## cordic_dds
module cordic_dds #(
 parameter OUT_WIDTH = 16,
 parameter OUT_REGISTER_EN = 1,
 parameter FREQ_WORD_INIITIAL = 32'h6D3A06,  
 parameter PHASE_WORD_INIITIAL = 0,
 parameter K = 16'h4DBA
)(
 input                      clk,
 input                      rst_n,
 input                      cfg_vld,
 input      [31:0]          cfg_freq_word,
 input      [31:0]          cfg_phase_word,
 output reg                 sig_vld_o,
 output     [OUT_WIDTH-1:0] sin_o,
 output     [OUT_WIDTH-1:0] cos_o
    );
 localparam PRO_DELAY = OUT_WIDTH + OUT_REGISTER_EN;
 reg [31:0] phase_accum;  
 reg [31:0] add_freq_wd;
 reg [4:0]  pro_cnt;
 always@(posedge clk or negedge rst_n)  
 begin
     if(rst_n == 1'b0)begin
         phase_accum <= PHASE_WORD_INIITIAL;
         add_freq_wd <= FREQ_WORD_INIITIAL;
     end else if(cfg_vld == 1'b1)begin 
         phase_accum <= cfg_phase_word;
         add_freq_wd <= cfg_freq_word;
     end else begin
         phase_accum <=  phase_accum + add_freq_wd;
     end
 end
 always@(posedge clk or negedge rst_n)  
 begin
     if(rst_n == 1'b0)begin
         pro_cnt <= 'h0;
         sig_vld_o <= 1'b0;
     end else if(pro_cnt == PRO_DELAY) begin
         pro_cnt <=  pro_cnt;
         sig_vld_o <= 1'b1;
     end else begin
         pro_cnt <=  pro_cnt + 1'b1;
         sig_vld_o <= 1'b0;
     end
 end
 cordic_sin_cos #(
 .OUT_WIDTH (OUT_WIDTH),
 .OUT_REGISTER_EN(OUT_REGISTER_EN),
 .K(K)
 )cordic_sin_cos_inst(
 .clk    (clk),
 .rst_n  (rst_n),
 .angle  (phase_accum[31:12]),
 .cos_o  (cos_o),
  ...
make LEC_CHECK=0 CAP_MARGIN=20 CORE_MARGIN=2 CORE_UTILIZATION=65 SLEW_MARGIN=20 finish   # period 2.59 ns
run.sh (not shown) runs the stock make flow with config.mk's settings and CLKGATE_MAP_FILE=.
The baseline did not get past clock tree synthesis (4_1_cts).
Rerun with:
--- a/flow/config.mk
+++ b/flow/config.mk
@@ -7,5 +7,6 @@
 export LEC_CHECK = 0
-export CAP_MARGIN = 20
+export CAP_MARGIN = 15
 export CORE_MARGIN = 2
-export CORE_UTILIZATION = 65
+export CORE_UTILIZATION = 72
+export PLACE_DENSITY = 0.66
 export SLEW_MARGIN = 20
==> flow/constraint.sdc (replaced) <==
create_clock -name core_clock -period 3.24 [get_ports {clk}]
set_input_delay 0.6480 -clock core_clock [delete_from_list [all_inputs] [get_ports {clk}]]
set_output_delay 0.6480 -clock core_clock [all_outputs]
set_load 0.01 [all_outputs]
Now the flow finished but fails on setup timing.
Synthesized area does not change.
Die area decreases by 9.6%.
Synthesized cell count is unchanged.
Rerun with:
--- a/flow/config.mk
+++ b/flow/config.mk
@@ -7,6 +7,9 @@
 export LEC_CHECK = 0
-export CAP_MARGIN = 15
+export CAP_MARGIN = 20
+export CELL_PAD_IN_SITES_GLOBAL_PLACEMENT = 0
 export CORE_MARGIN = 2
 export CORE_UTILIZATION = 72
-export PLACE_DENSITY = 0.66
-export SLEW_MARGIN = 20
+export CTS_CLUSTER_DIAMETER = 228
+export GPL_TIMING_DRIVEN = 1
+export SLEW_MARGIN = 5
+export TNS_END_PERCENT = 90
==> flow/constraint.sdc (replaced) <==
create_clock -name core_clock -period 3.04 [get_ports {clk}]
set_input_delay 0.6080 -clock core_clock [delete_from_list [all_inputs] [get_ports {clk}]]
set_output_delay 0.6080 -clock core_clock [all_outputs]
set_load 0.01 [all_outputs]
The new run ended with an error in global routing (5_1_grt). Die area does not change. Synthesized cell count does not change. Area after synthesis stays the same.
Rerun with:
--- a/flow/config.mk
+++ b/flow/config.mk
@@ -10,4 +10,3 @@
 export CORE_MARGIN = 2
-export CORE_UTILIZATION = 72
-export CTS_CLUSTER_DIAMETER = 228
+export CORE_UTILIZATION = 70
 export GPL_TIMING_DRIVEN = 1
==> flow/constraint.sdc (replaced) <==
create_clock -name core_clock -period 3.65 [get_ports {clk}]
set_input_delay 0.7300 -clock core_clock [delete_from_list [all_inputs] [get_ports {clk}]]
set_output_delay 0.7300 -clock core_clock [all_outputs]
set_load 0.01 [all_outputs]
Effect:
- Now the flow produced a clean layout
- synthesized cell count does not change
- die size rises by 2.8%
- area after synthesis does not change
Rerun with:
--- a/flow/config.mk
+++ b/flow/config.mk
@@ -8,7 +8,6 @@
 export CAP_MARGIN = 20
-export CELL_PAD_IN_SITES_GLOBAL_PLACEMENT = 0
 export CORE_MARGIN = 2
-export CORE_UTILIZATION = 70
-export GPL_TIMING_DRIVEN = 1
-export SLEW_MARGIN = 5
-export TNS_END_PERCENT = 90
+export CORE_UTILIZATION = 72
+export CTS_CLUSTER_DIAMETER = 207
+export PLACE_DENSITY = 0.62
+export SLEW_MARGIN = 20
==> flow/constraint.sdc (replaced) <==
create_clock -name core_clock -period 3.24 [get_ports {clk}]
set_input_delay 0.6480 -clock core_clock [delete_from_list [all_inputs] [get_ports {clk}]]
set_output_delay 0.6480 -clock core_clock [all_outputs]
set_load 0.01 [all_outputs]
- The new run completed, yet does not pass: setup timing
- global-route usage is higher by 5.5 points
- non-clock buffer count climbs by 828
- final cell count goes up by 8.1%
Rerun with:
--- a/flow/config.mk
+++ b/flow/config.mk
@@ -9,5 +9,4 @@
 export CORE_MARGIN = 2
-export CORE_UTILIZATION = 72
-export CTS_CLUSTER_DIAMETER = 207
-export PLACE_DENSITY = 0.62
+export CORE_UTILIZATION = 26
+export PLACE_DENSITY = 0.74
 export SLEW_MARGIN = 20
==> flow/constraint.sdc (replaced) <==
create_clock -name core_clock -period 5.0 [get_ports {clk}]
set_input_delay 1.0000 -clock core_clock [delete_from_list [all_inputs] [get_ports {clk}]]
set_output_delay 1.0000 -clock core_clock [all_outputs]
set_load 0.01 [all_outputs]
=> This time the run completed with no timing, DRC or antenna violations; cell count goes up by 12%; clock skew increases by 0.0036 ns; wire length drops by 37%.
